### flow/constraint.sdc
create_clock -name core_clock -period 6.99 [get_ports {clk}]
set_input_delay 1.3980 -clock core_clock [delete_from_list [all_inputs] [get_ports {clk}]]
set_output_delay 1.3980 -clock core_clock [all_outputs]
set_load 0.01 [all_outputs]
### flow/run.sh
#!/bin/bash
# the make line also repeats each setting of config.mk as NAME=value (left out here)
make -C /OpenROAD-flow-scripts/flow DESIGN_CONFIG=/design/flow/config.mk WORK_HOME=/design/flow/orfs CLKGATE_MAP_FILE= finish
### flow/design.v
module MUX2x1(input Sel, input [31:0] A, B, output [31:0] O);
    assign O = (Sel)? B:A;
endmodule
module MUX3x1(input [1:0] Sel, input [31:0] A, B, C, output [31:0] O);
    assign O = (Sel[1])? C:(Sel[0]? B:A);
endmodule
module ALU(out_sig, zero, a, b, alu_ct);
  output reg [31:0]out_sig;
  output zero;
  input [31:0]a;
  input [31:0]b;
  input [3:0]alu_ct;
  assign zero = (out_sig==0);
  always @ ( alu_ct, a, b) begin
	case ( alu_ct)
	0: out_sig <= a & b;  
	1: out_sig <= a | b;   
	2: out_sig <= a + b;  
	6: out_sig <= a - b;  
	default: out_sig <= 0;  
	endcase
   end
endmodule
module alu_control( ALUCtl, ALUOp, FuncCode);
   input [1:0] ALUOp;
   input [3:0] FuncCode;
   output reg [3:0]ALUCtl;
   always @ (ALUOp, FuncCode) begin
   if (ALUOp==2'b00)  
     ALUCtl <= 2;  
   else if(ALUOp==2'b01) 
       ALUCtl <= 6;  
   else if (ALUOp==2'b10)
      begin
      case(FuncCode)              
	   0: ALUCtl <= 2;  
	   8: ALUCtl <= 6;  
	   7: ALUCtl <= 0;  
	   6: ALUCtl <= 1;  
	   default: ALUCtl <=15;  
       endcase
      end
   else ALUCtl <=15;
   end
endmodule
module IMM_GEN(sign_ex_imm, inst);
   input [31:0]inst;
   output reg [31:0]sign_ex_imm;
   wire [6:0]opcode;
   assign opcode = inst[6:0]; 
   always @ (inst)
   begin
   case (opcode)
	7'd03: sign_ex_imm <= { {20{inst[31]}}, inst[31:20]}; 
	7'd35: sign_ex_imm  <= { {20{inst[31]}}, inst[31:25], inst[11:7]};  
	7'd99: sign_ex_imm  <= { {19{inst[31]}}, inst[31], inst[7],
                                    inst[30:25], inst[11:8], 1'b0}; 
	default: sign_ex_imm <= 32'b0;
   endcase
   end
endmodule
module REGISTER_FILE( input [4:0] Read_Reg1,
                      input [4:0] Read_Reg2,
                      input [4:0] Write_Reg,
                      input [31:0] Write_Data,
                      input Reset,
                      input Clk,
                      input RegWrite,
                      output [31:0] Read_Data1,
                      output [31:0] Read_Data2
                     );
reg [31:0] R [15:0];
integer ind;
assign Read_Data1 = (Read_Reg1[3:0] == 4'd0) ? 32'b0 : R[Read_Reg1[3:0]];
assign Read_Data2 = (Read_Reg2[3:0] == 4'd0) ? 32'b0 : R[Read_Reg2[3:0]];
always @(posedge Clk)
begin
    if (Reset == 1)
    begin
        for (ind = 0; ind < 16; ind = ind + 1)
            if (ind != 14)
                R[ind] <= 32'b0;
            else
                R[ind] <= 32'h1000;
    end
    else if (RegWrite == 1 && Write_Reg[3:0] != 4'd0)       
        R[Write_Reg[3:0]] <= Write_Data;
end
endmodule
module CONTROL(input [6:0] Opcode, input clk, rst, 
    output reg [1:0] PCSource, ALUOp, ALUSrcB, ALUSrcA,
    output reg PCWriteCond, PCWrite, IorD, MemRead, MemWrite,
        Mem2Reg, IRWrite, RegWrite);
    integer Step;
    always@(posedge clk)
    if(rst) begin 
        {PCSource, ALUOp, ALUSrcB,PCWriteCond, PCWrite, IorD, 
            MemRead, MemWrite, Mem2Reg, IRWrite, ALUSrcA, RegWrite} <= 0;
        Step <= 1;
    end
    else begin
        if (Step == 1)
	    begin
                PCSource <= 0;
                ALUOp <= 0;
                ALUSrcA <= 0;
                ALUSrcB <= 1;
                PCWriteCond <= 0;
                PCWrite <= 1;
                IorD <= 0;
                MemRead <= 1;
                MemWrite <= 0;
                Mem2Reg <= 0;
                IRWrite <= 1;
                RegWrite <= 0;
            end
        else if (Step == 2)
	    begin
                ALUSrcA <= 2;
                ALUSrcB <= 2;
                PCWrite <= 0;
                MemRead <= 0;
                IRWrite <= 0;
            end
        else if (Step == 3)
	    casex(Opcode[6:4])
                3'b0?0: begin
                    ALUSrcA <= 1;
                    ALUSrcB <= 2;
                    ALUOp <= 0;
                end
                3'b011: begin
                    ALUSrcA <= 1;
                    ALUSrcB <= 0;
                    ALUOp <= 2;
                end
                3'b110: begin
                    PCSource <= 1;
                    PCWriteCond <= 1;
                    ALUSrcA <= 1;
                    ALUSrcB <= 0;
                    ALUOp <= 1;
                end
            endcase
        else if (Step == 4)
	    begin
            PCWriteCond <= 0;
	    casex(Opcode[6:4])
                3'b000: begin
                    MemRead <= 1;
                    IorD <= 1;
                end
                3'b010: begin
                    MemWrite <= 1;
                    IorD <= 1;
                end
                3'b011: begin
                    RegWrite <= 1;
                    Mem2Reg <= 0;
                end
            endcase
            end
        else if (Step == 5)
	    begin
            MemWrite <= 0;
            RegWrite <= 0;
	    if(Opcode[6:4] == 3'b000) begin
                RegWrite <= 1;
                Mem2Reg <= 1;
            end
            end
        if (Step == 5) Step <= 1;
        else Step <= Step + 1;
    end
endmodule
module CONNECTED
    (
    input clk, rst,
    input [31:0] mem_rdata,
    output [31:0] mem_addr, mem_wdata,
    output mem_we, mem_re
    );
    wire pc_sel, pc_write_cond, pc_write, I_or_D, mem_read, mem_write,
        mem_to_reg, IR_write, reg_write, alu_zero_out, and_or;
    wire [3:0] alu_ctl;
    wire [31:0] read_data1, read_data2, write_data, imm_out_val, alu_input_A,
        alu_input_B, alu_out_signal, read_mem_data, pc_in, mem_address;
    wire [1:0] pc_src, alu_op, alu_src_B, alu_src_A;
    reg [31:0] pc_out, pc_old, instruction, mem_data_reg, A, B, ALUOut;
    MUX2x1 mux_I_or_D(I_or_D, pc_out, ALUOut, mem_address);
    assign mem_addr = mem_address;
    assign mem_wdata = B;
    assign mem_we = mem_write;
    assign mem_re = mem_read;
    assign read_mem_data = mem_rdata;
    MUX2x1 mux_mem_to_reg(mem_to_reg, ALUOut, mem_data_reg, write_data);
    REGISTER_FILE register_file(instruction[19:15], instruction[24:20], instruction[11:7], write_data, 
        rst, clk , reg_write, read_data1, read_data2);
    IMM_GEN imm_gen(imm_out_val, instruction);
    MUX3x1 mux_alu_input_A(alu_src_A, pc_out, A, pc_old, alu_input_A);
    MUX3x1 mux_alu_input_B(alu_src_B, B, 32'h4, imm_out_val, alu_input_B);
    ALU alu(alu_out_signal, alu_zero_out,alu_input_A, alu_input_B, alu_ctl);
    MUX2x1 muxPCSource(pc_src[0], alu_out_signal, ALUOut, pc_in);
    and(and_or, alu_zero_out, pc_write_cond);
    or(pc_sel, and_or, pc_write);
    CONTROL control(instruction[6:0], clk, rst, pc_src, alu_op, alu_src_B, alu_src_A,
        pc_write_cond, pc_write, I_or_D, mem_read, mem_write,
        mem_to_reg, IR_write, reg_write);
    alu_control aluControl(alu_ctl, alu_op, {instruction[30], instruction[14:12]});
    always@(posedge clk)
    if (rst) begin
        pc_out <= 0;
        pc_old <= 0;
        instruction <= 0;
        mem_data_reg <= 0;
        A <= 0;
        B <= 0;
        ALUOut <= 0;
    end
    else begin
        if(pc_sel) pc_out <= pc_in;
        if(IR_write) begin
            instruction <= read_mem_data;
            pc_old <= pc_out;
        end
        mem_data_reg <= read_mem_data;
        A <= read_data1;
        B <= read_data2;
        ALUOut <= alu_out_signal;
    end
endmodule
### flow/config.mk
export PLATFORM = sky130hd
export DESIGN_NAME = CONNECTED
export DESIGN_NICKNAME = CONNECTED
export VERILOG_FILES = /design/flow/design.v
export SDC_FILE = /design/flow/constraint.sdc
export NUM_CORES = 4
export LEC_CHECK = 0
export ABC_AREA = 1
export CAP_MARGIN = 25
export CELL_PAD_IN_SITES_DETAIL_PLACEMENT = 1
export CELL_PAD_IN_SITES_GLOBAL_PLACEMENT = 3
export CORE_ASPECT_RATIO = 1.96
export CORE_MARGIN = 10
export CORE_UTILIZATION = 38
export CTS_CLUSTER_SIZE = 84
export GPL_ROUTABILITY_DRIVEN = 1
export GPL_TIMING_DRIVEN = 0
export PLACE_DENSITY_LB_ADDON = 0.18
export SETUP_SLACK_MARGIN = 0.44
export SLEW_MARGIN = 0
==> results of run 1 <==
[repair_timing]
item / in CTS / in global routing
resized: 14 / 41
setup endpoints to repair: 32 / 32
pin swaps: 1 / 6
buffers inserted: 1 / 1
[area by class of cell]
cell class	count	area share
clock inverter	48	0.01204
antenna	4	0.0002067
multi-input combinational	3663	0.3659
buffer	384	0.03202
inverter	470	0.03643
clock buffer	96	0.04362
timing repair buffer	170	0.04305
sequential	782	0.4292
tap	1453	0.03755
[per-layer routing]
metal / track usage / vias up / wire length, um
met5: 0 / - / 65
met4: 0.4294 / 10 / 33140
met3: 0.06508 / 989 / 12950
met2: 0.6760 / 1894 / 118200
met1: 0.3412 / 20360 / 73960
li1: - / 18320 / -
==> flow_summary.yaml, run 1 <==
# flow metrics
timing:
  fmax_ghz: 0.1564
  setup_violations: 0
  tightest_slew_ns: 1.264
  whs_ns: 0.4863
  setup-tns-final_ns: 0
  finalClockSkew_ns: 0.03202
  slew_viol_final: 0
  rsz0062_at_grt: "no"
  hold_viol_final: 0
  slew_headroom: 0.1571
  finalCritPeriodShare: 0.9149
  finalCriticalPeriod_ns: 6.395
  layout_setup_ws_ns: 0.5949
routing:
  via_per_inst: 5.880
  routed_wire_length_per_instance_um: 33.70
  drt-pass1-iter-count: 5
  routed_wl_mm: 238.3
  drc: 0
  antenna_left: 0
  drt_iter0_drc: 3560
  via_count: 41570
yosys:
  synth-edff-count: 512
  synth.distinct_cells: 52
  yosys-mux-area-fraction: 0.004586
  top_area_cell: "edfxtp_1"
  ys_top_cells_by_area: "edfxtp_1, dfxtp_1, o21ai_0, nor2_1, nand2_1"
  yosysSeqAreaShare: 0.5011
  ys_top_logic_family: "simple AND/OR/NAND/NOR gates"
  aoi_share: 0.1919
  top_cells_by_count: "nor2_1, o21ai_0, nand2_1"
  top_area_frac: 0.3708
  ys_sh_xor: 0.007815
  ys.flop_type: "edfxtp_1"
  ys_sh_adder: 0.01195
  ys_ff: 782
  yosysCellCount: 5268
  yosysMostFrequentCell: "nor2_1"
  ys_async_sr_fraction: 0
  ys_sh_simple: 0.2030
  syn_inst: 5268
  yosysWarnings: 6
  synthesis.area_sq_um: 41470
  avgSynthCellArea_sq_um: 7.872
  ys_area_sq_um: 41470
hold_path:
  holdPathEnd: "control.PCWriteCond$_SDFFE_PP0P_"
  min_from: "control.PCWriteCond$_SDFFE_PP0P_"
  hold_depth: 2
  hold_path.class: "register to register"
run:
  warning_count: 31
  drv_cap: 0
power_and_ir_drop:
  power_density_nw_per_um2: 395.1
  clk-power_mw: 4.60
  p_switching_mw: 8.914
  intPower_mw: 10.22
  irDropWorstVdd_v: 0.0002283
  power_frac_seq: 0.295
  seq-power_mw: 5.63
  p_clk_frac: 0.241
  leakagePower_nw: 18.58
  p_total_mw: 19.13
  pwr-share-comb: 0.465
  swShare: 0.4659
  power-top-group: "combinational logic"
  p_comb_mw: 8.89
placed_design:
  io_buffers: 99
  dp_slack_ns: -0.5099
  place_congestion: 1.033
  place_hpwl_mm: 193.1
  place_inst: 6900
  dpl-instance-area_sq_um: 45240
clocking:
  clkSinkCount: 782
  cts_buffers: 78
  holdBufCountCts: 0
  clk_latency_ns: 0.71
  h-tree-depth: 3
  clockRootBuffer: "clkbuf_16"
  cts.path.max_buffers: 3
  clk_pin_slew_worst_paths_ns: 0.06
  cts_tree: "built"
layout:
  logic_area_sq_um: 17720
  nNetsFinal: 5622
  fillerInstances: 13370
  fin_cells: 7070
  flop_area_sq_um: 20780
  fin_util: 0.4473
  design_area_sq_um: 48420
  area_delta_synth_final_pct: 16.77
grt:
  grt_pass1_vias: 42950
  overflow: 0
  antenna_found_initial: 16
  grt_first_pass_wirelength_mm: 325.9
  grt_usage: 0.3786
  grt_max_degree: 33
run_status:
  status: "finished clean"
worst_setup_path:
  cp-endpoint: "pc_out[3]$_SDFFE_PP0P_"
  required_ns: 7.57
  ff2ff_setup_slack_ns: 0.59
  crit_type: "register to register"
  critPathBufInv: 6
  cp.depth: 26
  crit_family: "simple AND/OR/NAND/NOR gates"
  end_kind: "register"
  crit_fanout: 10
  critical_path.startpoint_type: "register"
  cp.arrival_ns: 6.97
  r2r-start: "control.ALUSrcA[1]$_SDFFE_PP0P_"
  slowest_delay_ns: 0.50
  r2r_end: "pc_out[3]$_SDFFE_PP0P_"
  crit_start: "control.ALUSrcA[1]$_SDFFE_PP0P_"
  rr_worst_depth: 26
  crit_path_top_delay_cell: "buf_2"
die:
  rows: 169
  core_sq_um: 108300
  fp.dieH_um: 482.5
  fp_util: 0.3830
  num_io_pins: 100
  fp.dieW_um: 256.0
  dieArea_sq_um: 123500
==> run 2: changes to the inputs <==
Settings changed: ABC_AREA 1 to default, CELL_PAD_IN_SITES_DETAIL_PLACEMENT 1 to default, CELL_PAD_IN_SITES_GLOBAL_PLACEMENT 3 to 1, CORE_MARGIN 10 to 2, CTS_CLUSTER_SIZE 84 to default, GPL_ROUTABILITY_DRIVEN 1 to default, PLACE_DENSITY_LB_ADDON 0.18 to default, SETUP_SLACK_MARGIN 0.44 to 0.37.
Clock period 6.99 ns to 4.99 ns, I/O delays scaled along.
==> run 2 against run 1 <==
Against the previous run:
- the layout now fails its checks (negative setup slack)
- hold slack lost 0.011 ns
- synthesized cell count shrank 35%
- global-route usage shrank 5.3 points
- utilization grew 1.5 points
- critical path depth is the same
- sequential share of layout area shrank 0.74 points
- clock-buffer cell count grew 9
- maximum frequency grew 7.5%
- register-to-register slack lost 1.6 ns
- critical path type unchanged
==> flow_summary.yaml, run 2 <==
# flow metrics
grt:
  antenna_found_initial: 13
  overflow: 0
  grt_pass1_vias: 32520
  grt_first_pass_wirelength_mm: 245.1
  grt_usage: 0.3255
  grt_max_degree: 33
routing:
  drc: 0
  top_layer: "met5"
  routed_wire_length_per_instance_um: 34.27
  via_count: 31220
  wirelength_met1_mm: 55.19
  drt-pass1-iter-count: 6
  antenna_left: 0
  wl_met2_mm: 97.13
  via_per_inst: 5.998
  drt_iter0_drc: 2492
  routed_wl_mm: 178.4
  route.met3.wl_mm: 8.992
yosys:
  synth-edff-count: 512
  ys_top_logic_family: "multiplexers"
  ys.flop_type: "edfxtp_1"
  top_area_frac: 0.3784
  yosysMostFrequentCell: "nor2_1"
  avgSynthCellArea_sq_um: 11.90
  ys_ff: 782
  syn_inst: 3413
  top_cells_by_count: "nor2_1, edfxtp_1, mux4_2"
  synthesis.area_sq_um: 40630
  top_area_cell: "edfxtp_1"
  synth.distinct_cells: 88
  ys_sh_simple: 0.1428
  yosysSeqAreaShare: 0.5114
  ys_top_cells_by_area: "edfxtp_1, mux4_2, dfxtp_1, nor2_1, mux2i_1"
  yosysWarnings: 6
  ys_async_sr_fraction: 0
  ys_area_sq_um: 40630
  aoi_share: 0.06972
  yosys-mux-area-fraction: 0.2204
  ys_sh_adder: 0.01392
  ys_sh_xor: 0.01272
  yosysCellCount: 3413
layout:
  flop_area_sq_um: 20790
  logic_area_sq_um: 19940
  design_area_sq_um: 49290
  nNetsFinal: 3847
  fin_util: 0.4625
  area_delta_synth_final_pct: 21.30
  fillerInstances: 9966
  fin_cells: 5205
placed_design:
  io_buffers: 98
  place_inst: 4962
  dp_slack_ns: -2.911
  place_hpwl_mm: 136.3
  dpl-instance-area_sq_um: 44560
  place_congestion: 1.004
power_and_ir_drop:
  power_density_nw_per_um2: 557.6
  irDropWorstVdd_v: 0.0003391
  power_frac_seq: 0.288
  leakagePower_nw: 16.45
  power-top-group: "combinational logic"
  pwr-share-comb: 0.494
  swShare: 0.4203
  seq-power_mw: 7.91
  p_total_mw: 27.48
  intPower_mw: 15.93
  clk-power_mw: 6.00
  p_clk_frac: 0.218
  p_switching_mw: 11.55
  p_comb_mw: 13.6
clocking:
  clkSinkCount: 782
  holdBufCountCts: 0
  cts_tree: "built"
  clockRootBuffer: "clkbuf_16"
  cts.path.max_buffers: 3
  h-tree-depth: 3
  clk_pin_slew_worst_paths_ns: 0.07
  clk_latency_ns: 0.69
  cts_buffers: 76
timing:
  hold_viol_final: 0
  slew_viol_final: 0
  whs_ns: 0.4756
  setup-tns-final_ns: -29.13
  layout_setup_ws_ns: -0.9600
  slew_headroom: 0.2211
  finalClockSkew_ns: 0.03814
  rsz0062_at_grt: "yes"
  finalCritPeriodShare: 1.192
  setup_violations: 36
  fmax_ghz: 0.1681
  finalCriticalPeriod_ns: 5.950
  tightest_slew_ns: 1.168
worst_setup_path:
  r2r-start: "control.ALUSrcB[1]$_SDFFE_PP0P_"
  crit_type: "register to register"
  path_common_cell: "buf_12"
  end_kind: "register"
  critPathBufInv: 9
  crit_start: "control.ALUSrcB[1]$_SDFFE_PP0P_"
  crit_family: "simple AND/OR/NAND/NOR gates"
  slowest_delay_ns: 0.54
  critical_path.startpoint_type: "register"
  rr_worst_depth: 26
  cp.arrival_ns: 6.52
  crit_path_top_delay_cell: "nor3_1"
  required_ns: 5.56
  r2r_end: "pc_out[28]$_SDFFE_PP0P_"
  ff2ff_setup_slack_ns: -0.96
  cp.depth: 26
  cp-endpoint: "pc_out[28]$_SDFFE_PP0P_"
  crit_fanout: 6
hold_path:
  min_from: "control.PCWriteCond$_SDFFE_PP0P_"
  hold_path.class: "register to register"
  holdPathEnd: "control.PCWriteCond$_SDFFE_PP0P_"
  hold_depth: 2
die:
  rows: 168
  fp_util: 0.3813
  core_sq_um: 106600
  fp.dieW_um: 237.6
  fp.dieH_um: 461.8
  dieArea_sq_um: 109700
  num_io_pins: 100
run_status:
  status: "failed layout checks"
  violations: "negative setup slack"
run:
  drv_cap: 0
  warning_count: 36
## run 2: final cells by class
| type | count | share of cell area |
|---|---|---|
| tap | 1360 | 0.03452 |
| inverter | 25 | 0.001904 |
| clock inverter | 36 | 0.007438 |
| timing repair buffer | 252 | 0.05686 |
| sequential | 782 | 0.4218 |
| antenna | 8 | 0.0004062 |
| buffer | 278 | 0.02963 |
| clock buffer | 105 | 0.04280 |
| multi-input combinational | 2359 | 0.4046 |
## run 2: layer usage
layer | track usage | vias up
met5 | 0 | -
li1 | - | 13420
met1 | 0.3049 | 15810
met4 | 0.2631 | 8
met3 | 0.04941 | 616
met2 | 0.6199 | 1369
## run 2: what timing repair did
action	in CTS	in global routing
setup endpoints to repair	61	50
gates cloned	3	0
gates resized	262	110
pin swaps	52	65
buffers inserted	49	35
==> run 3: changes to the inputs <==
Settings changed: CAP_MARGIN 25 to 20, CELL_PAD_IN_SITES_GLOBAL_PLACEMENT 1 to default, CORE_ASPECT_RATIO 1.96 to default, CORE_UTILIZATION 38 to 66, CTS_CLUSTER_DIAMETER from default to 29, CTS_CLUSTER_SIZE from default to 44, GPL_TIMING_DRIVEN 0 to default, SETUP_SLACK_MARGIN 0.37 to 1.42, SLEW_MARGIN 0 to 20.
Clock period 4.99 ns to 5.18 ns, I/O delays scaled along.
==> run 3 against run 2 <==
Against the previous run:
- the layout still fails its checks (negative setup slack)
- sequential power is 0.5% lower
- global-route usage is 26 points higher
- design area is 4.4% higher
- cell count is 10% lower
- synthesized area stayed put
- via count is 24% higher
- setup slack better by 0.63 ns
- largest power group unchanged
- wire length is 5.5% higher
- clock-buffer cell count is 56 higher
- clock power is 66% higher
- utilization is 39 points higher
==> flow_summary.yaml, run 3 <==
# flow metrics
worst_setup_path:
  crit_family: "simple AND/OR/NAND/NOR gates"
  r2r_end: "pc_out[9]$_SDFFE_PP0P_"
  critical_path.startpoint_type: "register"
  crit_fanout: 7
  path_common_cell: "buf_6"
  cp-endpoint: "pc_out[9]$_SDFFE_PP0P_"
  crit_start: "instruction[5]$_SDFFE_PP0P_"
  ff2ff_setup_slack_ns: -0.33
  cp.arrival_ns: 6.15
  crit_path_top_delay_cell: "ha_2"
  rr_worst_depth: 25
  slowest_delay_ns: 0.41
  r2r-start: "instruction[5]$_SDFFE_PP0P_"
  critPathBufInv: 7
  required_ns: 5.82
  crit_type: "register to register"
  cp.depth: 25
  end_kind: "register"
run_status:
  violations: "negative setup slack"
  status: "failed layout checks"
layout:
  nNetsFinal: 3849
  flop_area_sq_um: 20810
  area_delta_synth_final_pct: 26.65
  logic_area_sq_um: 20240
  fillerInstances: 2508
routing:
  routed_wire_length_per_instance_um: 40.16
  antenna_left: 0
  drc: 0
  via_per_inst: 8.239
  via_count: 38610
  drt-pass1-iter-count: 11
  drt_iter0_drc: 8825
  routed_wl_mm: 188.2
timing:
  finalCriticalPeriod_ns: 5.513
  finalCritPeriodShare: 1.064
  fmax_ghz: 0.1814
  rsz0062_at_grt: "yes"
  setup-tns-final_ns: -5.711
  tightest_slew_ns: 1.321
  hold_viol_final: 0
  finalClockSkew_ns: 0.05630
  slew_headroom: 0.1173
  layout_setup_ws_ns: -0.3329
  whs_ns: 0.4752
  setup_violations: 32
  slew_viol_final: 0
yosys:
  yosys-mux-area-fraction: 0.2204
  ys_sh_adder: 0.01392
  ys_top_cells_by_area: "edfxtp_1, mux4_2, dfxtp_1, nor2_1, mux2i_1"
  aoi_share: 0.06972
  ys_top_logic_family: "multiplexers"
  top_area_cell: "edfxtp_1"
  top_area_frac: 0.3784
  syn_inst: 3413
  ys_sh_simple: 0.1428
  synth-edff-count: 512
  yosysSeqAreaShare: 0.5114
  synth.distinct_cells: 88
  yosysWarnings: 6
  ys_sh_xor: 0.01272
  yosysCellCount: 3413
  ys.flop_type: "edfxtp_1"
  ys_async_sr_fraction: 0
  top_cells_by_count: "nor2_1, edfxtp_1, mux4_2"
  yosysMostFrequentCell: "nor2_1"
  ys_ff: 782
  ys_area_sq_um: 40630
  synthesis.area_sq_um: 40630
  avgSynthCellArea_sq_um: 11.90
hold_path:
  hold_depth: 2
  holdPathEnd: "control.PCWriteCond$_SDFFE_PP0P_"
  hold_path.class: "register to register"
  min_from: "control.PCWriteCond$_SDFFE_PP0P_"
clocking:
  cts_buffers: 141
  clk_latency_ns: 0.77
  clk_pin_slew_worst_paths_ns: 0.06
  h-tree-depth: 4
  cts_tree: "built"
  clkSinkCount: 782
  cts.path.max_buffers: 3
  holdBufCountCts: 0
  clockRootBuffer: "clkbuf_16"
power_and_ir_drop:
  power-top-group: "combinational logic"
  power_frac_seq: 0.239
  power_density_nw_per_um2: 639.8
  clk-power_mw: 9.98
  swShare: 0.4039
  pwr-share-comb: 0.458
  leakagePower_nw: 18.09
  p_total_mw: 32.92
  p_comb_mw: 15.1
  intPower_mw: 19.63
  seq-power_mw: 7.87
  p_clk_frac: 0.303
  irDropWorstVdd_v: 0.0009398
  p_switching_mw: 13.30
die:
  dieArea_sq_um: 63560
  rows: 90
  core_sq_um: 60580
  fp.dieW_um: 252.1
  fp_util: 0.6707
  fp.dieH_um: 252.1
  num_io_pins: 100
grt:
  antenna_found_initial: 30
  grt_first_pass_wirelength_mm: 261.8
  grt_pass1_vias: 37580
  grt_max_degree: 167
  grt_usage: 0.5829
  overflow: 0
placed_design:
  dp_slack_ns: -0.2369
  io_buffers: 99
  place_congestion: 1.048
  place_hpwl_mm: 91.65
run:
  warning_count: 43
  drv_cap: 0
## run 3: timing repair
action                                 4_1_cts  5_1_grt
endpoints found under the hold margin        0        0
pin swaps                                   73      114
gates cloned                                 7        4
setup buffers                               34       17
gates resized                              201      136
setup endpoints to repair                   69       75
## run 3: routing by layer
metal,vias up,GRT usage,share of wire
li1,13490,-,-
met1,17600,0.6566,0.28
met2,5413,0.8154,0.40
met3,2076,0.3227,0.20
met4,36,0.4680,0.12
met5,-,0,0.0021
## run 3: through the flow
stage / cell area, sq um / util / cells
finish: 51460 / 0.8494 / 4686
global placement: 44480 / 0.7342 / 4353
global route: 51430 / 0.8490 / 4675
detailed placement: 44490 / 0.7343 / 4353
CTS: 50500 / 0.8336 / 4652
floorplan: 40940 / - / 3444
## run 3: layout make-up
type / count / share of cell area
Sequential cell: 782 / 0.4045
Multi-Input combinational cell: 2359 / 0.3933
Timing Repair Buffer: 467 / 0.08507
Clock buffer: 161 / 0.07326
Clock inverter: 97 / 0.02244
Tap cell: 782 / 0.01901
Inverter: 25 / 0.001824
Antenna cell: 13 / 0.0006322
==> run 4: changes to the inputs <==
Settings changed: CORE_UTILIZATION 66 to 71, CTS_CLUSTER_DIAMETER 29 to 358, CTS_CLUSTER_SIZE 44 to 18, PLACE_DENSITY from default to 0.6, SETUP_SLACK_MARGIN 1.42 to -0.29.
Clock period 5.18 ns to 5.01 ns, I/O delays scaled along.
==> run 4 against run 3 <==
Against the previous run:
- the flow now stops in global routing
- synthesized area unchanged
- die size shrank 6.9%
- synthesized cell count unchanged
==> flow_summary.yaml, run 4 <==
# physical design summary
yosys:
  synth.distinct_cells: 88
  yosysSeqAreaShare: 0.5114
  top_cells_by_count: "nor2_1, edfxtp_1, mux4_2"
  yosysMostFrequentCell: "nor2_1"
  ys_sh_xor: 0.01272
  yosys-mux-area-fraction: 0.2204
  aoi_share: 0.06972
  synthesis.area_sq_um: 40630
  ys_ff: 782
  top_area_frac: 0.3784
  top_area_cell: "edfxtp_1"
  ys.flop_type: "edfxtp_1"
  yosysWarnings: 6
  syn_inst: 3413
  ys_sh_adder: 0.01392
  ys_area_sq_um: 40630
  avgSynthCellArea_sq_um: 11.90
  ys_top_cells_by_area: "edfxtp_1, mux4_2, dfxtp_1, nor2_1, mux2i_1"
  yosysCellCount: 3413
  synth-edff-count: 512
  ys_async_sr_fraction: 0
  ys_sh_simple: 0.1428
  ys_top_logic_family: "multiplexers"
placed_design:
  io_buffers: 99
  dp_slack_ns: -0.8112
  dpl-instance-area_sq_um: 44710
  place_congestion: 1.039
  place_hpwl_mm: 106.2
die:
  dieArea_sq_um: 59160
  num_io_pins: 100
  fp.dieW_um: 243.2
  core_sq_um: 56500
  fp_util: 0.7192
  fp.dieH_um: 243.2
  rows: 87
run_status:
  haltStage: "global routing"
  status: "stopped before the end"
clocking:
  h-tree-depth: 2
  cts.path.max_buffers: 3
  clkSinkCount: 782
  cts_buffers: 49
  holdBufCountCts: 0
  clockRootBuffer: "clkbuf_16"
[run 4: what timing repair did]
| action | CTS |
|---|---|
| endpoints found under the setup margin | 33 |
| gates resized | 66 |
| hold endpoints to repair | 0 |
| gates cloned | 3 |
| pin swaps | 12 |
| buffers inserted | 9 |
[run 4: stage by stage]
| step | hold slack [ns] | util | instances |
|---|---|---|---|
| global placement | 0.4480 | 0.7907 | 4392 |
| CTS | 0.4619 | 0.8224 | 4484 |
| detailed placement | 0.4476 | 0.7914 | 4394 |
| floorplan | 0.4346 | - | 3444 |
==> run 5: changes to the inputs <==
Settings changed: CORE_UTILIZATION 71 to 70, CTS_CLUSTER_DIAMETER 358 to default, CTS_CLUSTER_SIZE 18 to 37, HOLD_SLACK_MARGIN from default to 0.29, SETUP_SLACK_MARGIN -0.29 to -0.42.
Clock period 5.01 ns to 5.23 ns, I/O delays scaled along.
==> run 5 against run 4 <==
Against the previous run:
- the flow again stops in global routing
- synthesized area stayed put
- die size rose by 1.4%
- synthesized cell count unchanged
==> flow_summary.yaml, run 5 <==
# physical design summary
die:
  fp.dieW_um: 244.9
  core_sq_um: 57590
  fp.dieH_um: 244.9
  fp_util: 0.7056
  rows: 88
  num_io_pins: 100
  dieArea_sq_um: 59990
yosys:
  ys_top_logic_family: "multiplexers"
  ys_sh_simple: 0.1428
  yosysMostFrequentCell: "nor2_1"
  yosysCellCount: 3413
  ys_sh_adder: 0.01392
  synth-edff-count: 512
  avgSynthCellArea_sq_um: 11.90
  synthesis.area_sq_um: 40630
  yosys-mux-area-fraction: 0.2204
  ys_top_cells_by_area: "edfxtp_1, mux4_2, dfxtp_1, nor2_1, mux2i_1"
  top_area_frac: 0.3784
  ys_ff: 782
  ys_area_sq_um: 40630
  ys_async_sr_fraction: 0
  top_cells_by_count: "nor2_1, edfxtp_1, mux4_2"
  synth.distinct_cells: 88
  ys_sh_xor: 0.01272
  top_area_cell: "edfxtp_1"
  aoi_share: 0.06972
  yosysSeqAreaShare: 0.5114
  ys.flop_type: "edfxtp_1"
  syn_inst: 3413
  yosysWarnings: 6
placed_design:
  place_congestion: 1.038
  place_hpwl_mm: 101.6
  dp_slack_ns: -0.5708
  io_buffers: 99
clocking:
  post-cts-setup-buffers: 0
  cts_buffers: 78
  cts.path.max_buffers: 3
  clkSinkCount: 782
  h-tree-depth: 3
  clockRootBuffer: "clkbuf_16"
run_status:
  status: "stopped before the end"
  haltStage: "global routing"
run 5: stage by stage:
| stage | setup TNS, ns | utilization | instance area, sq um | hold WS (ns) | instances |
|---|---|---|---|---|---|
| after floorplan | -11.68 | - | 40750 | 0.4346 | 3444 |
| after global placement | -12.41 | 0.7721 | 44460 | 0.4546 | 4366 |
| after detailed placement | -14.13 | 0.7726 | 44490 | 0.4621 | 4367 |
| after CTS | -11.06 | 0.8190 | 47160 | 0.4709 | 4512 |
run 5: timing repair:
item                                    4_1_cts
endpoints found under the setup margin       32
resized                                       9
hold buffers                                  0
==> run 6: changes to the inputs <==
Settings changed: CORE_ASPECT_RATIO from default to 0.91, CORE_UTILIZATION 70 to 72, CTS_CLUSTER_DIAMETER from default to 199, CTS_CLUSTER_SIZE 37 to 25, HOLD_SLACK_MARGIN 0.29 to default, PLACE_DENSITY 0.6 to default, PLACE_DENSITY_LB_ADDON from default to 0.3, SETUP_SLACK_MARGIN -0.42 to 0.83.
Clock period 5.23 ns to 5.16 ns, I/O delays scaled along.
==> run 6 against run 5 <==
Against the previous run:
- the flow again stops in global routing
- die size fell by 2.7%
- synthesized area did not move
- synthesized cell count unchanged
==> flow_summary.yaml, run 6 <==
# physical design summary
clocking:
  h-tree-depth: 2
  cts.path.max_buffers: 3
  holdBufCountCts: 0
  cts_buffers: 37
  clkSinkCount: 782
  clockRootBuffer: "clkbuf_16"
yosys:
  synth.distinct_cells: 88
  yosysWarnings: 6
  ys_sh_xor: 0.01272
  ys_ff: 782
  yosysCellCount: 3413
  yosysSeqAreaShare: 0.5114
  synth-edff-count: 512
  ys_area_sq_um: 40630
  ys_async_sr_fraction: 0
  synthesis.area_sq_um: 40630
  top_area_cell: "edfxtp_1"
  top_area_frac: 0.3784
  yosysMostFrequentCell: "nor2_1"
  ys.flop_type: "edfxtp_1"
  top_cells_by_count: "nor2_1, edfxtp_1, mux4_2"
  ys_sh_simple: 0.1428
  aoi_share: 0.06972
  avgSynthCellArea_sq_um: 11.90
  ys_top_logic_family: "multiplexers"
  ys_top_cells_by_area: "edfxtp_1, mux4_2, dfxtp_1, nor2_1, mux2i_1"
  ys_sh_adder: 0.01392
  yosys-mux-area-fraction: 0.2204
  syn_inst: 3413
run_status:
  first-error: "[ERROR GRT-0232] Routing congestion too high. Check the congestion heatmap in the GUI."
  status: "stopped before the end"
  haltStage: "global routing"
die:
  fp_util: 0.7245
  fp.dieW_um: 253.0
  fp.dieH_um: 230.6
  num_io_pins: 100
  dieArea_sq_um: 58350
  core_sq_um: 56080
  rows: 83
grt:
  overflow: 3
  grt_usage: 0.7836
placed_design:
  place_hpwl_mm: 105.5
  place_congestion: 1.001
  io_buffers: 99
run 6: per-stage QoR:
stage                     setup TNS [ns]  worst slack, ns  cells  instance area [sq um]  utilization
after CTS                        -0.1567         -0.03467   4426                  46790       0.8344
after detailed placement          -9.868          -0.4710   4320                  44420       0.7921
after global placement            -10.54          -0.3605   4320                  44400       0.7917
after floorplan                        0           0.1428   3444                  40900            -
run 6: what timing repair did:
action	4_1_cts
endpoints found under the setup margin	51
setup buffers	40
gates cloned	6
resized	224
pin swaps	97
run 6: per-layer routing:
| metal | global-route usage | GRT overflow |
|---|---|---|
| met4 | 0.7600 | 0 |
| met2 | 0.8951 | 3 |
| met5 | 0.5563 | 0 |
| met3 | 0.6817 | 0 |
| met1 | 0.7839 | 0 |
==> run 7: changes to the inputs <==
Settings changed: CORE_ASPECT_RATIO 0.91 to 0.98, CTS_CLUSTER_DIAMETER 199 to default, CTS_CLUSTER_SIZE 25 to 43, GPL_ROUTABILITY_DRIVEN from default to 1, HOLD_SLACK_MARGIN from default to 0.13, PLACE_DENSITY_LB_ADDON 0.3 to 0.01, SETUP_SLACK_MARGIN 0.83 to 1.4, TNS_END_PERCENT from default to 30.
Clock period 5.16 ns to 4.73 ns, I/O delays scaled along.
==> run 7 against run 6 <==
Against the previous run:
- the flow again stops in global routing
- synthesized cell count is the same
- synthesized area is the same
- die size is essentially flat
==> flow_summary.yaml, run 7 <==
# physical design summary
die:
  num_io_pins: 100
  dieArea_sq_um: 58350
  fp_util: 0.7248
  fp.dieH_um: 239.2
  rows: 86
  fp.dieW_um: 244.0
  core_sq_um: 56060
grt:
  overflow: 448
  grt_usage: 0.9078
yosys:
  yosysCellCount: 3413
  aoi_share: 0.06972
  ys.flop_type: "edfxtp_1"
  ys_top_cells_by_area: "edfxtp_1, mux4_2, dfxtp_1, nor2_1, mux2i_1"
  top_cells_by_count: "nor2_1, edfxtp_1, mux4_2"
  synthesis.area_sq_um: 40630
  syn_inst: 3413
  top_area_cell: "edfxtp_1"
  ys_ff: 782
  top_area_frac: 0.3784
  ys_sh_xor: 0.01272
  yosysMostFrequentCell: "nor2_1"
  ys_sh_adder: 0.01392
  ys_sh_simple: 0.1428
  ys_top_logic_family: "multiplexers"
  yosysWarnings: 6
  avgSynthCellArea_sq_um: 11.90
  yosysSeqAreaShare: 0.5114
  synth-edff-count: 512
  ys_async_sr_fraction: 0
  synth.distinct_cells: 88
  yosys-mux-area-fraction: 0.2204
  ys_area_sq_um: 40630
run_status:
  status: "stopped before the end"
  first-error: "[ERROR GRT-0232] Routing congestion too high. Check the congestion heatmap in the GUI."
  haltStage: "global routing"
clocking:
  clkSinkCount: 782
  clockRootBuffer: "clkbuf_16"
  holdBufCountCts: 0
  cts.path.max_buffers: 3
  cts_buffers: 77
  h-tree-depth: 3
placed_design:
  place_congestion: 1.005
  place_hpwl_mm: 110.0
  dpl-instance-area_sq_um: 45130
  io_buffers: 99
-- run 7: metal layers --
metal / global-route usage / GRT overflow
met5: 0.7151 / 12
met3: 0.8527 / 61
met2: 0.9765 / 160
met1: 0.8999 / 51
met4: 0.9122 / 164
-- run 7: through the flow --
| step | worst slack (ns) | std cells | utilization | hold slack (ns) | power, mW |
|---|---|---|---|---|---|
| 2_1_floorplan | -0.2872 | 3444 | - | 0.4346 | 14.98 |
| 3_3_place_gp | -0.7250 | 4431 | 0.8050 | 0.4605 | 20.40 |
| 3_5_place_dp | -0.9295 | 4431 | 0.8050 | 0.4606 | 20.94 |
| 4_1_cts | -0.7264 | 4595 | 0.8688 | 0.4838 | 29.37 |
-- run 7: timing repair --
action / CTS
resized: 192
setup buffers: 20
cloned: 8
pin swaps: 91
endpoints found under the setup margin: 100
==> run 8: changes to the inputs <==
Settings changed: CORE_ASPECT_RATIO 0.98 to 0.91, CTS_CLUSTER_DIAMETER from default to 199, CTS_CLUSTER_SIZE 43 to 25, GPL_ROUTABILITY_DRIVEN 1 to default, HOLD_SLACK_MARGIN 0.13 to default, PLACE_DENSITY_LB_ADDON 0.01 to 0.3, SETUP_SLACK_MARGIN 1.4 to 0.83, TNS_END_PERCENT 30 to 5.
Clock period 4.73 ns to 4.79 ns, I/O delays scaled along.
==> run 8 against run 7 <==
Against the previous run:
- synthesized cell count is the same
- synthesized area is the same
- die size hardly changed
- the run again fails in global routing
==> flow_summary.yaml, run 8 <==
# physical design summary
die:
  core_sq_um: 56080
  dieArea_sq_um: 58350
  rows: 83
  fp.dieW_um: 253.0
  fp_util: 0.7245
  fp.dieH_um: 230.6
  num_io_pins: 100
yosys:
  top_area_frac: 0.3784
  top_area_cell: "edfxtp_1"
  yosysMostFrequentCell: "nor2_1"
  aoi_share: 0.06972
  synth-edff-count: 512
  synthesis.area_sq_um: 40630
  synth.distinct_cells: 88
  ys_async_sr_fraction: 0
  ys_sh_adder: 0.01392
  yosysWarnings: 6
  syn_inst: 3413
  avgSynthCellArea_sq_um: 11.90
  ys_sh_simple: 0.1428
  top_cells_by_count: "nor2_1, edfxtp_1, mux4_2"
  ys.flop_type: "edfxtp_1"
  ys_sh_xor: 0.01272
  yosys-mux-area-fraction: 0.2204
  ys_top_cells_by_area: "edfxtp_1, mux4_2, dfxtp_1, nor2_1, mux2i_1"
  yosysSeqAreaShare: 0.5114
  ys_top_logic_family: "multiplexers"
  yosysCellCount: 3413
  ys_ff: 782
  ys_area_sq_um: 40630
clocking:
  cts.path.max_buffers: 3
  cts_buffers: 37
  h-tree-depth: 2
  clockRootBuffer: "clkbuf_16"
  clkSinkCount: 782
run_status:
  haltStage: "global routing"
  status: "stopped before the end"
placed_design:
  place_hpwl_mm: 108.5
  place_congestion: 1.025
  io_buffers: 99
  dp_slack_ns: -0.7971
  place_inst: 4394
## run 8: timing repair
action,CTS
hold buffers,0
gates resized,149
setup endpoints to repair,57
setup buffers,12
cloned,1
pin swaps,65
## run 8: per-stage QoR
stage                       util  hold WS, ns  instance area, sq um
after global placement    0.8028       0.4698                 45020
after floorplan                -       0.4346                 40870
after detailed placement  0.8029       0.4727                 45020
after CTS                 0.8334       0.4897                 46730
==> run 9: changes to the inputs <==
Settings changed: ABC_AREA from default to 1, CELL_PAD_IN_SITES_DETAIL_PLACEMENT from default to 2, CORE_ASPECT_RATIO 0.91 to 0.98, CORE_MARGIN 2 to 7, CORE_UTILIZATION 72 to 38, CTS_CLUSTER_DIAMETER 199 to default, CTS_CLUSTER_SIZE 25 to 91, GPL_ROUTABILITY_DRIVEN from default to 0, GPL_TIMING_DRIVEN from default to 0, HOLD_SLACK_MARGIN from default to 0.13, PLACE_DENSITY_LB_ADDON 0.3 to 0.22, SETUP_SLACK_MARGIN 0.83 to 2.45, TNS_END_PERCENT 5 to 30.
Clock period 4.79 ns to 12.5 ns, I/O delays scaled along.
==> run 9 against run 8 <==
Against the previous run:
- the run fails in detailed placement
- synthesized cell count up 54%
- die size up 100%
- synthesized area up 2.1%
==> flow_summary.yaml, run 9 <==
# physical design summary
run_status:
  status: "stopped before the end"
  haltStage: "detailed placement"
  first-error: "[ERROR DPL-0033] detailed placement checks failed during check placement."
yosys:
  top_area_frac: 0.3708
  synth-edff-count: 512
  yosysWarnings: 6
  ys_async_sr_fraction: 0
  aoi_share: 0.1919
  synth.distinct_cells: 52
  synthesis.area_sq_um: 41470
  ys_area_sq_um: 41470
  ys_sh_adder: 0.01195
  yosysSeqAreaShare: 0.5011
  yosysMostFrequentCell: "nor2_1"
  ys_ff: 782
  ys_sh_xor: 0.007815
  ys.flop_type: "edfxtp_1"
  syn_inst: 5268
  avgSynthCellArea_sq_um: 7.872
  top_area_cell: "edfxtp_1"
  yosysCellCount: 5268
  ys_top_logic_family: "simple AND/OR/NAND/NOR gates"
  ys_sh_simple: 0.2030
  top_cells_by_count: "nor2_1, o21ai_0, nand2_1"
  yosys-mux-area-fraction: 0.004586
  ys_top_cells_by_area: "edfxtp_1, dfxtp_1, o21ai_0, nor2_1, nand2_1"
die:
  fp_util: 0.3847
  num_io_pins: 100
  dieArea_sq_um: 118600
  core_sq_um: 107800
  fp.dieH_um: 341.0
  rows: 119
  fp.dieW_um: 347.7
placed_design:
  io_buffers: 99
run 9: metrics by stage:
| step | total power, mW | worst slack (ns) | area, sq um | instances | hold slack (ns) |
|---|---|---|---|---|---|
| 2_1_floorplan | 5.623 | 7.944 | 41580 | 5299 | 0.4243 |
| 3_3_place_gp | 7.583 | 5.158 | 44390 | 6850 | 0.4547 |
==> run 10: changes to the inputs <==
Settings changed: CAP_MARGIN 20 to 25, CELL_PAD_IN_SITES_DETAIL_PLACEMENT 2 to default, CELL_PAD_IN_SITES_GLOBAL_PLACEMENT from default to 1, CORE_ASPECT_RATIO 0.98 to 1.96, CORE_MARGIN 7 to 2, CTS_CLUSTER_SIZE 91 to default, GPL_ROUTABILITY_DRIVEN 0 to default, HOLD_SLACK_MARGIN 0.13 to default, PLACE_DENSITY_LB_ADDON 0.22 to 0.18, SETUP_SLACK_MARGIN 2.45 to 0.37, SLEW_MARGIN 20 to 0, TNS_END_PERCENT 30 to default.
Clock period 12.5 ns to 6.43 ns, I/O delays scaled along.
==> run 10 against run 9 <==
Against the previous run:
- the run now finishes clean
- die size decreased by 5.6%
- synthesized cell count did not move
- synthesized area is the same
==> flow_summary.yaml, run 10 <==
# flow metrics
yosys:
  ys_ff: 782
  ys_async_sr_fraction: 0
  ys_sh_xor: 0.007815
  yosysCellCount: 5268
  yosysWarnings: 6
  aoi_share: 0.1919
  yosysMostFrequentCell: "nor2_1"
  avgSynthCellArea_sq_um: 7.872
  ys.flop_type: "edfxtp_1"
  ys_sh_simple: 0.2030
  synth.distinct_cells: 52
  yosysSeqAreaShare: 0.5011
  synthesis.area_sq_um: 41470
  ys_sh_adder: 0.01195
  ys_top_logic_family: "simple AND/OR/NAND/NOR gates"
  syn_inst: 5268
  top_cells_by_count: "nor2_1, o21ai_0, nand2_1"
  top_area_cell: "edfxtp_1"
  yosys-mux-area-fraction: 0.004586
  ys_top_cells_by_area: "edfxtp_1, dfxtp_1, o21ai_0, nor2_1, nand2_1"
  ys_area_sq_um: 41470
  top_area_frac: 0.3708
  synth-edff-count: 512
clocking:
  cts_buffers: 78
  holdBufCountCts: 0
  clockRootBuffer: "clkbuf_16"
  cts.path.max_buffers: 3
  h-tree-depth: 3
  cts_tree: "built"
  clk_pin_slew_worst_paths_ns: 0.06
  clkSinkCount: 782
  clk_latency_ns: 0.69
placed_design:
  io_buffers: 99
  place_congestion: 1.055
  place_hpwl_mm: 185.5
  dp_slack_ns: -0.9852
  dpl-instance-area_sq_um: 45100
worst_setup_path:
  rr_worst_depth: 29
  crit_fanout: 10
  slowest_delay_ns: 0.48
  cp.arrival_ns: 6.52
  crit_type: "register to register"
  critical_path.startpoint_type: "register"
  ff2ff_setup_slack_ns: 0.48
  crit_family: "simple AND/OR/NAND/NOR gates"
  end_kind: "register"
  path_common_cell: "nand3_1"
  cp.depth: 29
  r2r-start: "instruction[13]$_SDFFE_PP0P_"
  cp-endpoint: "pc_out[18]$_SDFFE_PP0P_"
  required_ns: 7.00
  crit_path_top_delay_cell: "fa_1"
  crit_start: "instruction[13]$_SDFFE_PP0P_"
  critPathBufInv: 5
  r2r_end: "pc_out[18]$_SDFFE_PP0P_"
power_and_ir_drop:
  swShare: 0.4730
  p_clk_frac: 0.227
  pwr-share-comb: 0.480
  p_total_mw: 20.92
  clk-power_mw: 4.74
  p_switching_mw: 9.894
  p_comb_mw: 10.0
  irDropWorstVdd_v: 0.0002257
  power-top-group: "combinational logic"
  intPower_mw: 11.02
  power_frac_seq: 0.293
  power_density_nw_per_um2: 428.9
  leakagePower_nw: 18.66
  seq-power_mw: 6.14
die:
  rows: 169
  fp.dieW_um: 240.0
  core_sq_um: 108300
  num_io_pins: 100
  fp_util: 0.3830
  dieArea_sq_um: 111900
  fp.dieH_um: 466.5
timing:
  layout_setup_ws_ns: 0.4850
  fmax_ghz: 0.1682
  hold_viol_final: 0
  slew_viol_final: 0
  setup_violations: 0
  finalCriticalPeriod_ns: 5.945
  rsz0062_at_grt: "no"
  slew_headroom: 0.1517
  finalClockSkew_ns: 0.02219
  tightest_slew_ns: 1.272
  finalCritPeriodShare: 0.9246
layout:
  area_delta_synth_final_pct: 17.60
  fin_util: 0.4505
  nNetsFinal: 5632
  design_area_sq_um: 48770
  fillerInstances: 11150
hold_path:
  holdPathEnd: "control.Step[3]$_SDFF_PP0_"
  hold_path.class: "register to register"
  hold_depth: 2
  min_from: "control.Step[3]$_SDFF_PP0_"
routing:
  routed_wl_mm: 233.2
  via_count: 41550
  drc: 0
  drt_iter0_drc: 4297
  drt-pass1-iter-count: 6
  antenna_left: 0
  via_per_inst: 5.861
  routed_wire_length_per_instance_um: 32.90
run_status:
  status: "finished clean"
run:
  drv_cap: 0
  warning_count: 31
grt:
  grt_max_degree: 33
  grt_usage: 0.4195
  grt_first_pass_wirelength_mm: 319.3
  grt_pass1_vias: 40670
  overflow: 0
  antenna_found_initial: 24
[run 10: final cells by class]
| type | instances | area (sq um) | share of cell area |
|---|---|---|---|
| plain buffers | 384 | 1577 | 0.03233 |
| clock inverters | 43 | 364.1 | 0.007466 |
| flip-flops and latches | 782 | 20780 | 0.4262 |
| multi-input cells | 3663 | 18090 | 0.3709 |
| diodes | 13 | 32.53 | 0.0006671 |
| inverters | 470 | 1769 | 0.03628 |
| repair buffers | 180 | 2177 | 0.04464 |
| clock buffers | 100 | 2160 | 0.04428 |
| well taps | 1453 | 1818 | 0.03728 |
[run 10: layer usage]
metal,vias up,GRT usage,part of all wire
met1,19730,0.3785,0.30
li1,18370,-,-
met3,1084,0.09891,0.067
met5,-,0.0004392,0.00037
met2,2353,0.7180,0.49
met4,12,0.4802,0.14
[run 10: timing repair]
item,CTS,global route
setup buffers,2,6
resized,54,103
endpoints found under the setup margin,35,34
pin swaps,6,24
[run 10: stage by stage]
step                hold slack, ns  std cells  setup TNS [ns]
floorplan                   0.4243       5299               0
global placement            0.4607       6851          -28.11
detailed placement          0.4756       6892          -29.79
CTS                         0.4872       7037               0
global route                0.5086       7080               0
finish                      0.4902       7088               0
==> run 11: changes to the inputs <==
Settings changed: ABC_AREA 1 to 0, CORE_MARGIN 2 to 10, SETUP_SLACK_MARGIN 0.37 to 0.44.
==> run 11 against run 10 <==
Against the previous run:
- wire length decreased by 25%
- via count decreased by 26%
- die size increased by 8.2%
- first-iteration DRC count decreased by 44%
- critical path depth decreased by 6
- highest routed layer unchanged
- setup slack got worse by 0.015 ns
- synthesized cell count decreased by 35%
- power decreased by 2.5%
==> flow_summary.yaml, run 11 <==
# flow metrics
routing:
  routed_wire_length_per_instance_um: 33.77
  via_count: 30790
  routed_wl_mm: 173.9
  via_per_inst: 5.978
  antenna_left: 0
  drt-pass1-iter-count: 7
  drc: 0
  drt_iter0_drc: 2420
grt:
  grt_usage: 0.2839
  grt_max_degree: 33
  antenna_found_initial: 5
  overflow: 0
  grt_pass1_vias: 32180
  grt_first_pass_wirelength_mm: 239.4
yosys:
  ys_sh_xor: 0.01272
  yosysSeqAreaShare: 0.5114
  yosys-mux-area-fraction: 0.2204
  ys_top_cells_by_area: "edfxtp_1, mux4_2, dfxtp_1, nor2_1, mux2i_1"
  ys_ff: 782
  aoi_share: 0.06972
  synth.distinct_cells: 88
  ys_sh_simple: 0.1428
  ys.flop_type: "edfxtp_1"
  synthesis.area_sq_um: 40630
  top_cells_by_count: "nor2_1, edfxtp_1, mux4_2"
  ys_async_sr_fraction: 0
  synth-edff-count: 512
  top_area_cell: "edfxtp_1"
  yosysWarnings: 6
  top_area_frac: 0.3784
  ys_top_logic_family: "multiplexers"
  yosysMostFrequentCell: "nor2_1"
  ys_area_sq_um: 40630
  ys_sh_adder: 0.01392
  avgSynthCellArea_sq_um: 11.90
  yosysCellCount: 3413
  syn_inst: 3413
clocking:
  clockRootBuffer: "clkbuf_16"
  h-tree-depth: 3
  holdBufCountCts: 0
  cts_buffers: 74
  cts.path.max_buffers: 3
  clkSinkCount: 782
  clk_pin_slew_worst_paths_ns: 0.07
  clk_latency_ns: 0.70
  cts_tree: "built"
die:
  rows: 167
  core_sq_um: 105900
  fp.dieH_um: 477.8
  dieArea_sq_um: 121200
  fp.dieW_um: 253.6
  num_io_pins: 100
  fp_util: 0.3835
power_and_ir_drop:
  leakagePower_nw: 16.18
  clk-power_mw: 4.50
  p_clk_frac: 0.221
  intPower_mw: 11.77
  power_density_nw_per_um2: 420.3
  seq-power_mw: 6.14
  irDropWorstVdd_v: 0.0002314
  swShare: 0.4231
  p_total_mw: 20.40
  p_switching_mw: 8.633
  power-top-group: "combinational logic"
  p_comb_mw: 9.76
  power_frac_seq: 0.301
  pwr-share-comb: 0.478
placed_design:
  place_inst: 4956
  place_hpwl_mm: 135.3
  dpl-instance-area_sq_um: 44440
  dp_slack_ns: -3.564
  place_congestion: 0.9742
  io_buffers: 98
run:
  warning_count: 33
  drv_cap: 0
worst_setup_path:
  cp.depth: 23
  rr_worst_depth: 23
  cp-endpoint: "pc_out[27]$_SDFFE_PP0P_"
  required_ns: 7.01
  r2r-start: "instruction[5]$_SDFFE_PP0P_"
  ff2ff_setup_slack_ns: 0.47
  crit_start: "instruction[5]$_SDFFE_PP0P_"
  r2r_end: "pc_out[27]$_SDFFE_PP0P_"
  crit_path_cell_trace: "clkbuf_4 > clkbuf_4 > a2111oi_4 > o22a_2 > and2_1 > o221ai_1 > a211oi_1 > a21oi_1 > xor2_1 > ha_2 > nand2_2 > o22ai_1 > nor2_1 > and2_2 > o41a_1 > and4_1 > nor3_1 > buf_4 > and4_1 > and4_4 > nand2_8 > clkbuf_16 > o311ai_4"
  slowest_delay_ns: 0.42
  crit_family: "AND-OR/OR-AND gates"
  end_kind: "register"
  crit_path_top_delay_cell: "ha_2"
  critical_path.startpoint_type: "register"
  crit_type: "register to register"
  critPathBufInv: 4
  crit_fanout: 10
  cp.arrival_ns: 6.54
layout:
  fin_util: 0.4583
  nNetsFinal: 3814
  design_area_sq_um: 48550
  fin_cells: 5150
  area_delta_synth_final_pct: 19.48
  fillerInstances: 9854
hold_path:
  holdPathEnd: "control.PCWriteCond$_SDFFE_PP0P_"
  hold_depth: 2
  hold_path.class: "register to register"
  min_from: "control.PCWriteCond$_SDFFE_PP0P_"
run_status:
  status: "finished clean"
timing:
  setup_violations: 0
  slew_viol_final: 0
  tightest_slew_ns: 1.189
  fmax_ghz: 0.1678
  slew_headroom: 0.2074
  hold_viol_final: 0
  rsz0062_at_grt: "yes"
  setup-tns-final_ns: 0
  finalCriticalPeriod_ns: 5.960
  layout_setup_ws_ns: 0.4696
  finalClockSkew_ns: 0.04280
  whs_ns: 0.4626
  finalCritPeriodShare: 0.9270
-- run 11: area by class of cell --
class	instances	area, sq um	area share
sequential	782	20780	0.4281
multi-input combinational	2359	19730	0.4063
timing repair buffer	221	2516	0.05183
clock buffer	94	1971	0.04059
tap	1352	1692	0.03484
buffer	278	1335	0.02750
clock inverter	38	427.9	0.008814
inverter	25	93.84	0.001933
antenna	1	2.502	0.00005155
-- run 11: timing repair --
item	in CTS	in global routing
endpoints found under the hold margin	0	0
endpoints found under the setup margin	61	33
resized	168	146
pin swaps	29	53
cloned	0	2
setup buffers	35	20
-- run 11: metal layers --
layer  vias up  track usage  part of all wire  wire [um]
met4         4       0.2288             0.096      16730
met2      1356       0.5291              0.54      93710
met1     15510       0.2720              0.31      54530
li1      13340            -                 -          -
met3       572      0.03796             0.051       8902
met5         -            0           0.00017         29
==> run 12: changes to the inputs <==
Settings changed: ABC_AREA 0 to default, CAP_MARGIN 25 to 20, CELL_PAD_IN_SITES_GLOBAL_PLACEMENT 1 to default, CORE_ASPECT_RATIO 1.96 to default, CORE_MARGIN 10 to 2, CORE_UTILIZATION 38 to 72, CTS_CLUSTER_DIAMETER from default to 376, CTS_CLUSTER_SIZE from default to 99, GPL_TIMING_DRIVEN 0 to default, PLACE_DENSITY from default to 0.6, PLACE_DENSITY_LB_ADDON 0.18 to default, SETUP_SLACK_MARGIN 0.44 to 0.88, SLEW_MARGIN 0 to 20, TNS_END_PERCENT from default to 10.
Clock period 6.43 ns to 4.15 ns, I/O delays scaled along.
==> run 12 against run 11 <==
Against the previous run:
- die size down 52%
- synthesized cell count unchanged
- the flow now stops in global routing
- synthesized area unchanged
==> flow_summary.yaml, run 12 <==
# physical design summary
yosys:
  syn_inst: 3413
  avgSynthCellArea_sq_um: 11.90
  top_cells_by_count: "nor2_1, edfxtp_1, mux4_2"
  ys_ff: 782
  aoi_share: 0.06972
  ys_sh_simple: 0.1428
  yosysMostFrequentCell: "nor2_1"
  ys_area_sq_um: 40630
  top_area_cell: "edfxtp_1"
  ys_sh_xor: 0.01272
  ys_async_sr_fraction: 0
  yosys-mux-area-fraction: 0.2204
  synth.distinct_cells: 88
  yosysCellCount: 3413
  ys_top_cells_by_area: "edfxtp_1, mux4_2, dfxtp_1, nor2_1, mux2i_1"
  synth-edff-count: 512
  top_area_frac: 0.3784
  synthesis.area_sq_um: 40630
  ys_top_logic_family: "multiplexers"
  ys_sh_adder: 0.01392
  yosysSeqAreaShare: 0.5114
  ys.flop_type: "edfxtp_1"
  yosysWarnings: 6
die:
  num_io_pins: 100
  fp.dieW_um: 241.6
  rows: 87
  core_sq_um: 56060
  fp.dieH_um: 241.6
  fp_util: 0.7248
  dieArea_sq_um: 58350
placed_design:
  io_buffers: 99
  place_inst: 4479
  place_congestion: 1.031
  place_hpwl_mm: 108.3
clocking:
  clkSinkCount: 782
  cts.path.max_buffers: 3
  cts_buffers: 11
  clockRootBuffer: "clkbuf_16"
  h-tree-depth: 1
run_status:
  haltStage: "global routing"
  status: "stopped before the end"
[run 12: repair_timing]
action,4_1_cts
gates cloned,5
pin swaps,87
resized,207
buffers inserted,18
setup endpoints to repair,108
hold buffers,0
[run 12: metrics by stage]
stage	hold slack [ns]	worst slack, ns	area [sq um]
after global placement	0.4589	-1.549	45480
after detailed placement	0.4776	-1.706	45490
after floorplan	0.4346	-0.8672	40870
after CTS	0.4461	-1.061	46830
==> run 13: changes to the inputs <==
Settings changed: CORE_ASPECT_RATIO from default to 0.98, CORE_UTILIZATION 72 to 61, CTS_CLUSTER_DIAMETER 376 to default, CTS_CLUSTER_SIZE 99 to default, GPL_ROUTABILITY_DRIVEN from default to 1, HOLD_SLACK_MARGIN from default to 0.13, PLACE_DENSITY 0.6 to default, PLACE_DENSITY_LB_ADDON from default to 0.01, SETUP_SLACK_MARGIN 0.88 to 1.4, TNS_END_PERCENT 10 to 30.
Clock period 4.15 ns to 5.85 ns, I/O delays scaled along.
==> run 13 against run 12 <==
Against the previous run:
- now clean on timing, DRC and antenna
- synthesized area unchanged
- synthesized cell count unchanged
- die size up 18%
==> flow_summary.yaml, run 13 <==
# flow metrics
timing:
  finalClockSkew_ns: 0.05350
  rsz0062_at_grt: "yes"
  setup_violations: 0
  whs_ns: 0.4766
  fmax_ghz: 0.1882
  hold_viol_final: 0
  tightest_slew_ns: 1.139
  slew_headroom: 0.2388
  slew_viol_final: 0
  finalCriticalPeriod_ns: 5.313
  setup-tns-final_ns: 0
  finalCritPeriodShare: 0.9082
power_and_ir_drop:
  intPower_mw: 13.41
  p_comb_mw: 9.73
  power_frac_seq: 0.312
  clk-power_mw: 5.33
  power-top-group: "combinational logic"
  swShare: 0.3872
  power_density_nw_per_um2: 464.4
  irDropWorstVdd_v: 0.0003723
  seq-power_mw: 6.83
  p_clk_frac: 0.244
  p_switching_mw: 8.473
  pwr-share-comb: 0.444
  p_total_mw: 21.88
  leakagePower_nw: 15.93
worst_setup_path:
  crit_family: "simple AND/OR/NAND/NOR gates"
  critical_path.startpoint_type: "register"
  critPathBufInv: 5
  r2r_end: "pc_out[15]$_SDFFE_PP0P_"
  crit_start: "instruction[5]$_SDFFE_PP0P_"
  cp.depth: 23
  crit_path_top_delay_cell: "ha_2"
  ff2ff_setup_slack_ns: 0.54
  end_kind: "register"
  r2r-start: "instruction[5]$_SDFFE_PP0P_"
  crit_fanout: 10
  path_common_cell: "buf_6"
  slowest_delay_ns: 0.45
  crit_path_cell_trace: "buf_6 > or3b_4 > a32oi_2 > o21a_1 > nor4bb_1 > buf_4 > buf_6 > a31oi_1 > xor2_1 > ha_2 > nand2_1 > nor2_4 > o2111ai_2 > a211o_1 > and4_1 > nor3_4 > and4_1 > and4_4 > nand4_1 > buf_4 > buf_6 > o21ai_0 > o211ai_1"
  rr_worst_depth: 23
  cp-endpoint: "pc_out[15]$_SDFFE_PP0P_"
  cp.arrival_ns: 5.82
  crit_type: "register to register"
  required_ns: 6.35
yosys:
  ys_top_logic_family: "multiplexers"
  ys_area_sq_um: 40630
  aoi_share: 0.06972
  yosysSeqAreaShare: 0.5114
  top_area_cell: "edfxtp_1"
  ys_async_sr_fraction: 0
  yosysCellCount: 3413
  yosysMostFrequentCell: "nor2_1"
  top_area_frac: 0.3784
  ys_top_cells_by_area: "edfxtp_1, mux4_2, dfxtp_1, nor2_1, mux2i_1"
  synth-edff-count: 512
  top_cells_by_count: "nor2_1, edfxtp_1, mux4_2"
  ys.flop_type: "edfxtp_1"
  ys_sh_simple: 0.1428
  ys_sh_xor: 0.01272
  yosys-mux-area-fraction: 0.2204
  ys_sh_adder: 0.01392
  ys_ff: 782
  synthesis.area_sq_um: 40630
  avgSynthCellArea_sq_um: 11.90
  syn_inst: 3413
  synth.distinct_cells: 88
  yosysWarnings: 6
placed_design:
  dpl-instance-area_sq_um: 43420
  place_hpwl_mm: 86.24
  place_congestion: 0.9825
  io_buffers: 99
hold_path:
  hold_depth: 2
  holdPathEnd: "control.PCWriteCond$_SDFFE_PP0P_"
  min_from: "control.PCWriteCond$_SDFFE_PP0P_"
  hold_path.class: "register to register"
routing:
  via_per_inst: 6.996
  antenna_left: 0
  via_count: 31410
  drt-pass1-iter-count: 6
  drc: 0
  routed_wire_length_per_instance_um: 30.90
  drt_iter0_drc: 4400
  routed_wl_mm: 138.7
grt:
  overflow: 0
  antenna_found_initial: 7
  grt_first_pass_wirelength_mm: 202.6
  grt_pass1_vias: 31020
  grt_usage: 0.4058
  grt_max_degree: 131
clocking:
  clockRootBuffer: "clkbuf_16"
  cts_tree: "built"
  clk_latency_ns: 0.66
  cts_buffers: 80
  cts.path.max_buffers: 3
  holdBufCountCts: 0
  clkSinkCount: 782
  clk_pin_slew_worst_paths_ns: 0.06
  h-tree-depth: 3
run_status:
  status: "finished clean"
run:
  warning_count: 43
  drv_cap: 0
die:
  dieArea_sq_um: 68690
  fp.dieW_um: 264.7
  fp.dieH_um: 259.5
  fp_util: 0.6169
  rows: 93
  num_io_pins: 100
  core_sq_um: 65860
layout:
  nNetsFinal: 3640
  fillerInstances: 4490
  design_area_sq_um: 47120
  area_delta_synth_final_pct: 15.98
[run 13: timing repair]
action	CTS	global route
endpoints found under the hold margin	0	0
pin swaps	33	21
endpoints found under the setup margin	49	46
buffers inserted	24	10
gates cloned	5	0
gates resized	136	52
[run 13: cell type report]
| cell class | instances | area, sq um | area share |
|---|---|---|---|
| antenna | 2 | 5.005 | 0.0001062 |
| clock buffer | 114 | 2247 | 0.04769 |
| clock inverter | 34 | 473.0 | 0.01004 |
| inverter | 25 | 93.84 | 0.001991 |
| multi-input combinational | 2359 | 19570 | 0.4154 |
| sequential | 782 | 20830 | 0.4419 |
| tap | 855 | 1070 | 0.02270 |
| timing repair buffer | 319 | 2836 | 0.06019 |
[run 13: layer usage]
layer | up-vias | track usage | wire [um]
met5 | - | 0 | 23
met4 | 4 | 0.2084 | 7883
met3 | 515 | 0.08689 | 17870
met2 | 2541 | 0.6358 | 64110
met1 | 15380 | 0.5421 | 48840
li1 | 12980 | - | -
[run 13: through the flow]
| step | instances | utilization | setup WS [ns] |
|---|---|---|---|
| CTS | 4477 | 0.7116 | 0.6596 |
| detailed placement | 4300 | 0.6593 | 0.01325 |
| floorplan | 3444 | - | 0.8328 |
| finish | 4490 | 0.7155 | 0.5368 |
| global route | 4489 | 0.7155 | 0.3804 |
| global placement | 4300 | 0.6592 | -0.04531 |
Power and IR drop assume default switching activity.
